==> 08-16 <==
Design joltage, start of the top module:
module joltage #(parameter int LENGTH = 100) (
    input logic clk, rst, start, data_valid,
    input logic [4*LENGTH-1:0] line_flat,
    output logic [15:0] joltage1_out,
    output logic [63:0] joltage2_out,
    output logic done
    );
clock: 7.43 ns
lec_check: 0
cap_margin: 20
core_margin: 2
core_utilization: 72
cts_cluster_diameter: 364
cts_cluster_size: 14
max_routing_layer: met4
place_density_lb_addon: 0.04
setup_slack_margin: 2.19
slew_margin: 20
tns_end_percent: 70
run.sh (not shown) runs the stock make flow with config.mk's settings and CLKGATE_MAP_FILE=.
==> 08-04 (differences from 08-16) <==
ABC_AREA = 1   (was unset)
CAP_MARGIN = 5   (was 20)
CELL_PAD_IN_SITES_DETAIL_PLACEMENT = 2   (was unset)
CELL_PAD_IN_SITES_GLOBAL_PLACEMENT = 2   (was unset)
CORE_ASPECT_RATIO = 1.01   (was unset)
CORE_UTILIZATION = 20   (was 72)
CTS_CLUSTER_DIAMETER = unset   (was 364)
CTS_CLUSTER_SIZE = 11   (was 14)
GPL_ROUTABILITY_DRIVEN = 0   (was unset)
HOLD_SLACK_MARGIN = 0.22   (was unset)
MAX_ROUTING_LAYER = unset   (was met4)
MIN_ROUTING_LAYER = met2   (was unset)
PLACE_DENSITY_LB_ADDON = 0.21   (was 0.04)
SETUP_SLACK_MARGIN = -0.07   (was 2.19)
SLEW_MARGIN = 40   (was 20)
TNS_END_PERCENT = 60   (was 70)
==> flow/constraint.sdc (replaced) <==
create_clock -name core_clock -period 17.5 [get_ports {clk}]
set_input_delay 3.5000 -clock core_clock [delete_from_list [all_inputs] [get_ports {clk}]]
set_output_delay 3.5000 -clock core_clock [all_outputs]
set_load 0.01 [all_outputs]
==> 05-09 (differences from 08-16) <==
CORE_UTILIZATION = 40   (was 72)
CTS_CLUSTER_DIAMETER = unset   (was 364)
CTS_CLUSTER_SIZE = 99   (was 14)
GPL_ROUTABILITY_DRIVEN = 0   (was unset)
MAX_ROUTING_LAYER = unset   (was met4)
PLACE_DENSITY_LB_ADDON = unset   (was 0.04)
SETUP_SLACK_MARGIN = unset   (was 2.19)
TNS_END_PERCENT = unset   (was 70)
==> flow/constraint.sdc (replaced) <==
create_clock -name core_clock -period 25.0 [get_ports {clk}]
set_input_delay 5.0000 -clock core_clock [delete_from_list [all_inputs] [get_ports {clk}]]
set_output_delay 5.0000 -clock core_clock [all_outputs]
set_load 0.01 [all_outputs]
==> 08-19 (differences from 08-16) <==
CAP_MARGIN = 5   (was 20)
CORE_UTILIZATION = 70   (was 72)
CTS_CLUSTER_DIAMETER = unset   (was 364)
CTS_CLUSTER_SIZE = 58   (was 14)
MAX_ROUTING_LAYER = unset   (was met4)
MIN_ROUTING_LAYER = met1   (was unset)
PLACE_DENSITY = 0.65   (was unset)
PLACE_DENSITY_LB_ADDON = unset   (was 0.04)
SETUP_SLACK_MARGIN = 3.72   (was 2.19)
TNS_END_PERCENT = 25   (was 70)
==> flow/constraint.sdc (replaced) <==
create_clock -name core_clock -period 13.9 [get_ports {clk}]
set_input_delay 2.7800 -clock core_clock [delete_from_list [all_inputs] [get_ports {clk}]]
set_output_delay 2.7800 -clock core_clock [all_outputs]
set_load 0.01 [all_outputs]
==> deck_impl_summary.md <==
Implementation Results

Status
  – Halt Stage: detailed placement (3_5_place_dp)
  – Error: [ERROR DPL-0038] Utilization greater than 100%, impossible to legalize
  – Status: stopped before the end

Logic synthesis
  – Fraction of the mapped netlist area in adder cells: 17.8%
  – Synth top cells by count: 1538 x nand2_1, 655 x ha_1, 444 x edfxtp_1
  – Area fraction in xor and xnor cells: 9.33%
  – Top cell type's share of synthesized area: 27.1%
# the run above: 08-16

==> deck_impl_summary.md <==
Run Summary

Status
  – Status: complete, no violations

Logic synthesis
  – Area fraction in xor and xnor cells: 9.33%
  – Fraction of the mapped netlist area in adder cells: between 15 and 20%
  – Post-synth EDFFs: between 400 and 500

CTS
  – Post-cts sizing count: 1
# the run above: 05-09

==> deck_impl_summary.md <==
Run Summary

Logic synthesis
  – Area fraction in xor and xnor cells: 6.56%
  – Fraction of the mapped netlist area in adder cells: ~16%
  – Synth top cells by count: 2654 x nand2_1, 1187 x inv_1, 655 x ha_1
  – Top cell type's share of synthesized area: 25.1%

Status
  – SO Viols: negative setup slack
  – Status: failed layout checks

Cells and area
  – Comb area share: a little under half

Final timing
  – Setup violations, final: 49
  – Final WS setup: -6.22 ns
# the run above: 08-04

==> deck_impl_summary.md <==
Implementation Results

Logic synthesis
  – Top cell type's share of synthesized area: a little over a quarter
  – Yosys top cell by area: edfxtp_1
  – Mux share: less than 1%
  – Area fraction in xor and xnor cells: 9.33%
  – Synth top cells by count: 1538 x nand2_1, 655 x ha_1, 444 x edfxtp_1
  – Fraction of the mapped netlist area in adder cells: ~18%

Status
  – Error: [ERROR DPL-0038] Utilization greater than 100%, impossible to legalize
  – Halt Stage: clock tree synthesis (4_1_cts)
  – Status: stopped before the end
# the run above: 08-19

